## arc4
module arc4(input logic clk, input logic rst_n,
            input logic en, output logic rdy,
            input logic [23:0] key,
            output logic [7:0] ct_addr, input logic [7:0] ct_rddata,
            output logic [7:0] pt_addr, input logic [7:0] pt_rddata, output logic [7:0] pt_wrdata, output logic pt_wren);
Size in the first run: ~7,600 cells after synthesis, about 69 I/O pins, about 170,000 um^2 of cells after synthesis.
Settings: LEC_CHECK=0, CAP_MARGIN=35, CELL_PAD_IN_SITES_DETAIL_PLACEMENT=0, CELL_PAD_IN_SITES_GLOBAL_PLACEMENT=1, CORE_ASPECT_RATIO=0.67, CORE_MARGIN=2, CORE_UTILIZATION=63, CTS_CLUSTER_DIAMETER=370, GPL_ROUTABILITY_DRIVEN=1, MAX_ROUTING_LAYER=met5, MIN_ROUTING_LAYER=met1, SLEW_MARGIN=20; clock period 4.78 ns.
run.sh (not shown) runs the stock make flow with config.mk's settings and CLKGATE_MAP_FILE=.
The first run completed, yet does not pass: setup timing.
==> next run, changes <==
- CAP_MARGIN: 35 -> 20
- CELL_PAD_IN_SITES_DETAIL_PLACEMENT: 0 -> default
- CELL_PAD_IN_SITES_GLOBAL_PLACEMENT: 1 -> 0
- CORE_ASPECT_RATIO: 0.67 -> default
- CORE_MARGIN: 2 -> 8
- CORE_UTILIZATION: 63 -> 25
- CTS_CLUSTER_DIAMETER: 370 -> default
- HOLD_SLACK_MARGIN: default -> -0.08
- MAX_ROUTING_LAYER: met5 -> default
- MIN_ROUTING_LAYER: met1 -> default
- PLACE_DENSITY_LB_ADDON: default -> 0.26
- SETUP_SLACK_MARGIN: default -> -0.21
- SLEW_MARGIN: 20 -> 5
- clock period: 4.78 -> 12.7 ns (I/O delays scaled with it)
=> This time the run finished with timing, DRC and antenna clean. Routed wire length is lower by 1.2%. Die size is higher to 2.6 times its value. Setup slack improves by 4500 ps. Sequential power falls by 62%. Total power went down by about 60%. Hold slack gains 9.4 ps.
==> next run, changes <==
- CELL_PAD_IN_SITES_GLOBAL_PLACEMENT: 0 -> default
- CORE_MARGIN: 8 -> 2
- CORE_UTILIZATION: 25 -> 30
- GPL_ROUTABILITY_DRIVEN: 1 -> default
- HOLD_SLACK_MARGIN: -0.08 -> default
- PLACE_DENSITY: default -> 0.5
- PLACE_DENSITY_LB_ADDON: 0.26 -> default
- SETUP_SLACK_MARGIN: -0.21 -> default
- SLEW_MARGIN: 5 -> 20
- clock period: 12.7 -> 10.8 ns (I/O delays scaled with it)
Result: Via count hardly moves; power increases by about 18%; maximum frequency went up by about 12%; synthesized area does not change; combinational power is higher by 17%.
==> next run, changes <==
- CAP_MARGIN: 20 -> 35
- CELL_PAD_IN_SITES_DETAIL_PLACEMENT: default -> 0
- CELL_PAD_IN_SITES_GLOBAL_PLACEMENT: default -> 0
- CORE_ASPECT_RATIO: default -> 0.83
- CORE_UTILIZATION: 30 -> 72
- CTS_CLUSTER_DIAMETER: default -> 89
- CTS_CLUSTER_SIZE: default -> 15
- GPL_ROUTABILITY_DRIVEN: default -> 1
- MAX_ROUTING_LAYER: default -> met5
- MIN_ROUTING_LAYER: default -> met1
- PLACE_DENSITY: 0.5 -> 0.35
- SETUP_SLACK_MARGIN: default -> 1.55
- SLEW_MARGIN: 20 -> 5
- clock period: 10.8 -> 6.01 ns (I/O delays scaled with it)
Effect: The changed run finished with setup timing left; count of clock-buffer cells in the layout is lower by 146; core utilization is higher by 49 points; clock skew is lower by 12 ps; maximum frequency is higher by 24%; setup slack degrades by 2800 ps; power is higher by 60%; hold slack barely changes; design area is lower by 0.37%; die size is lower by 58%; area after synthesis stays the same; global-route usage is higher by 29 points.
==> next run, changes <==
- CAP_MARGIN: 35 -> 20
- CELL_PAD_IN_SITES_DETAIL_PLACEMENT: 0 -> default
- CELL_PAD_IN_SITES_GLOBAL_PLACEMENT: 0 -> default
- CORE_ASPECT_RATIO: 0.83 -> default
- CORE_UTILIZATION: 72 -> 30
- CTS_CLUSTER_DIAMETER: 89 -> default
- CTS_CLUSTER_SIZE: 15 -> default
- GPL_ROUTABILITY_DRIVEN: 1 -> default
- MAX_ROUTING_LAYER: met5 -> default
- MIN_ROUTING_LAYER: met1 -> default
- PLACE_DENSITY: 0.35 -> 0.5
- SETUP_SLACK_MARGIN: 1.55 -> 1.62
- SLEW_MARGIN: 5 -> 20
- clock period: 6.01 -> 10.8 ns (I/O delays scaled with it)
After rerunning: The changed run went through all stages and came out clean. Global-route usage decreases by 29 points. Register-to-register slack is better by 4100 ps. Hold slack degrades by 6.0 ps. Clock power drops by 25%. Die size goes up by 140%. Power decreases by 37%.
==> next run, changes <==
- CELL_PAD_IN_SITES_DETAIL_PLACEMENT: default -> 0
- CORE_UTILIZATION: 30 -> 41
- CTS_CLUSTER_DIAMETER: default -> 393
- GPL_TIMING_DRIVEN: default -> 1
- MAX_ROUTING_LAYER: default -> met4
- MIN_ROUTING_LAYER: default -> met2
- PLACE_DENSITY: 0.5 -> default
- PLACE_DENSITY_LB_ADDON: default -> 0.26
- SETUP_SLACK_MARGIN: 1.62 -> default
- clock period: 10.8 -> 14.9 ns (I/O delays scaled with it)
The changed run completed without violations.
Maximum frequency decreases by 27%.
Routed wire length decreases by 6.5%.
Total power decreases by 29%.
Cell area decreases by 2.9%.
Register-to-register slack improves by 800 ps.

---

arc4 again, from the RTL that the note above started with.
clock: 6.01 ns
lec_check: 0
cap_margin: 20
core_aspect_ratio: 0.84
core_margin: 2
core_utilization: 72
cts_cluster_diameter: 372
cts_cluster_size: 15
place_density: 0.35
setup_slack_margin: 1.73
slew_margin: 5
tns_end_percent: 80
The first run finished but failed the layout checks on negative setup slack.
Then changed:
Settings changed: CORE_ASPECT_RATIO 0.84 to default, CORE_UTILIZATION 72 to 71, CTS_CLUSTER_DIAMETER 372 to default, CTS_CLUSTER_SIZE 15 to default, PLACE_DENSITY 0.35 to default, SETUP_SLACK_MARGIN 1.73 to default, SLEW_MARGIN 5 to 20, TNS_END_PERCENT 80 to default.
- The new run finished but fails on negative setup slack
- synthesized area is unchanged
- fmax falls slightly
- setup slack loses 0.15 ns
- design area rises by a few percent
- routed wire length rises by a few percent
Power is estimated from default activity; no workload was simulated.
